Design gemm_mem, start of the top module:
module gemm_mem(
  input wire clk,
  input wire rst,
  input wire out_rdy,
  input wire v0__read_req_rdy,
  input wire [31:0] v0__read_resp,
  input wire v0__read_resp_vld,
  input wire v0__write_completion_vld,
  input wire v0__write_req_rdy,
  input wire [31:0] v0_in,
  input wire v0_in_vld,
  input wire v1__read_req_rdy,
  input wire [31:0] v1__read_resp,
  input wire v1__read_resp_vld,
  input wire v1__write_completion_vld,
  input wire v1__write_req_rdy,
  input wire [31:0] v1_in,
  input wire v1_in_vld,
  input wire [31:0] C_rd_data,
  output wire [31:0] out,
  output wire out_vld,
  output wire [3:0] v0__read_req,
  output wire v0__read_req_vld,
  output wire v0__read_resp_rdy,
  output wire v0__write_completion_rdy,
  output wire [35:0] v0__write_req,
  output wire v0__write_req_vld,
  output wire v0_in_rdy,
  output wire [3:0] v1__read_req,
  output wire v1__read_req_vld,
  output wire v1__read_resp_rdy,
  output wire v1__write_completion_rdy,
  output wire [35:0] v1__write_req,
  output wire v1__write_req_vld,
  output wire v1_in_rdy,
  output wire [3:0] C_rd_addr,
  output wire C_rd_en,
  output wire [3:0] C_wr_addr,
  output wire [31:0] C_wr_data,
  output wire C_wr_en
);
Settings: LEC_CHECK=0, ABC_AREA=1, CAP_MARGIN=20, CORE_MARGIN=2, CORE_UTILIZATION=72, PLACE_DENSITY=0.76, SLEW_MARGIN=20; clock period 6.24 ns.
run.sh (not shown) runs the stock make flow with config.mk's settings and CLKGATE_MAP_FILE=.
The starting point aborted during 5_1_grt on GRT-0232.
==> next run, changes <==
--- a/flow/config.mk
+++ b/flow/config.mk
@@ -7,7 +7,5 @@
 export LEC_CHECK = 0
-export ABC_AREA = 1
 export CAP_MARGIN = 20
 export CORE_MARGIN = 2
-export CORE_UTILIZATION = 72
-export PLACE_DENSITY = 0.76
+export CORE_UTILIZATION = 40
 export SLEW_MARGIN = 20
==> flow/constraint.sdc (replaced) <==
create_clock -name core_clock -period 9.0 [get_ports {clk}]
set_input_delay 1.8000 -clock core_clock [delete_from_list [all_inputs] [get_ports {clk}]]
set_output_delay 1.8000 -clock core_clock [all_outputs]
set_load 0.01 [all_outputs]
Outcome: This time the run completed with no timing, DRC or antenna violations; die area increases by 70%; area after synthesis decreases by 4.5%; synthesized cell count decreases by 19%.
==> next run, changes <==
--- a/flow/config.mk
+++ b/flow/config.mk
@@ -7,5 +7,10 @@
 export LEC_CHECK = 0
-export CAP_MARGIN = 20
+export ABC_AREA = 0
+export CAP_MARGIN = 5
+export CELL_PAD_IN_SITES_GLOBAL_PLACEMENT = 1
 export CORE_MARGIN = 2
-export CORE_UTILIZATION = 40
-export SLEW_MARGIN = 20
+export CORE_UTILIZATION = 69
+export GPL_ROUTABILITY_DRIVEN = 0
+export SETUP_SLACK_MARGIN = -0.45
+export SLEW_MARGIN = 0
+export TNS_END_PERCENT = 45
After rerunning:
- Now the flow did not get past 3_3_place_gp (GPL-0301)
- synthesized cell count stays the same
- area after synthesis stays the same
- die area came out lower by 41%
==> next run, changes <==
--- a/flow/config.mk
+++ b/flow/config.mk
@@ -7,10 +7,9 @@
 export LEC_CHECK = 0
-export ABC_AREA = 0
 export CAP_MARGIN = 5
-export CELL_PAD_IN_SITES_GLOBAL_PLACEMENT = 1
 export CORE_MARGIN = 2
-export CORE_UTILIZATION = 69
+export CORE_UTILIZATION = 40
 export GPL_ROUTABILITY_DRIVEN = 0
+export HOLD_SLACK_MARGIN = 0.13
 export SETUP_SLACK_MARGIN = -0.45
-export SLEW_MARGIN = 0
+export SLEW_MARGIN = 20
 export TNS_END_PERCENT = 45
Outcome: Now the flow completed without violations; die area rose by 71%; synthesized cell count does not change; synthesized area is unchanged.
==> next run, changes <==
--- a/flow/config.mk
+++ b/flow/config.mk
@@ -7,9 +7,10 @@
 export LEC_CHECK = 0
+export ABC_AREA = 0
 export CAP_MARGIN = 5
+export CELL_PAD_IN_SITES_GLOBAL_PLACEMENT = 1
 export CORE_MARGIN = 2
-export CORE_UTILIZATION = 40
-export GPL_ROUTABILITY_DRIVEN = 0
-export HOLD_SLACK_MARGIN = 0.13
+export CORE_UTILIZATION = 67
+export GPL_ROUTABILITY_DRIVEN = 1
 export SETUP_SLACK_MARGIN = -0.45
-export SLEW_MARGIN = 20
+export SLEW_MARGIN = 0
 export TNS_END_PERCENT = 45
=>
- With this change the flow stopped in 3_3_place_gp
- synthesized area stays the same
- synthesized cell count stays the same
- die area shrinks by 40%
==> next run, changes <==
==> flow/config.mk (replaced) <==
export PLATFORM = sky130hd
export DESIGN_NAME = gemm_mem
export DESIGN_NICKNAME = gemm_mem
export VERILOG_FILES = /design/flow/design.v
export SDC_FILE = /design/flow/constraint.sdc
export NUM_CORES = 4
export LEC_CHECK = 0
export ABC_AREA = 1
export CAP_MARGIN = 20
export CORE_MARGIN = 2
export CORE_UTILIZATION = 67
export SLEW_MARGIN = 20
==> flow/constraint.sdc (replaced) <==
create_clock -name core_clock -period 6.57 [get_ports {clk}]
set_input_delay 1.3140 -clock core_clock [delete_from_list [all_inputs] [get_ports {clk}]]
set_output_delay 1.3140 -clock core_clock [all_outputs]
set_load 0.01 [all_outputs]
Effect:
- The changed run completed without violations
- synthesized cell count climbs by 23%
- synthesized area climbs by 4.7%
- die size climbs by 4.6%
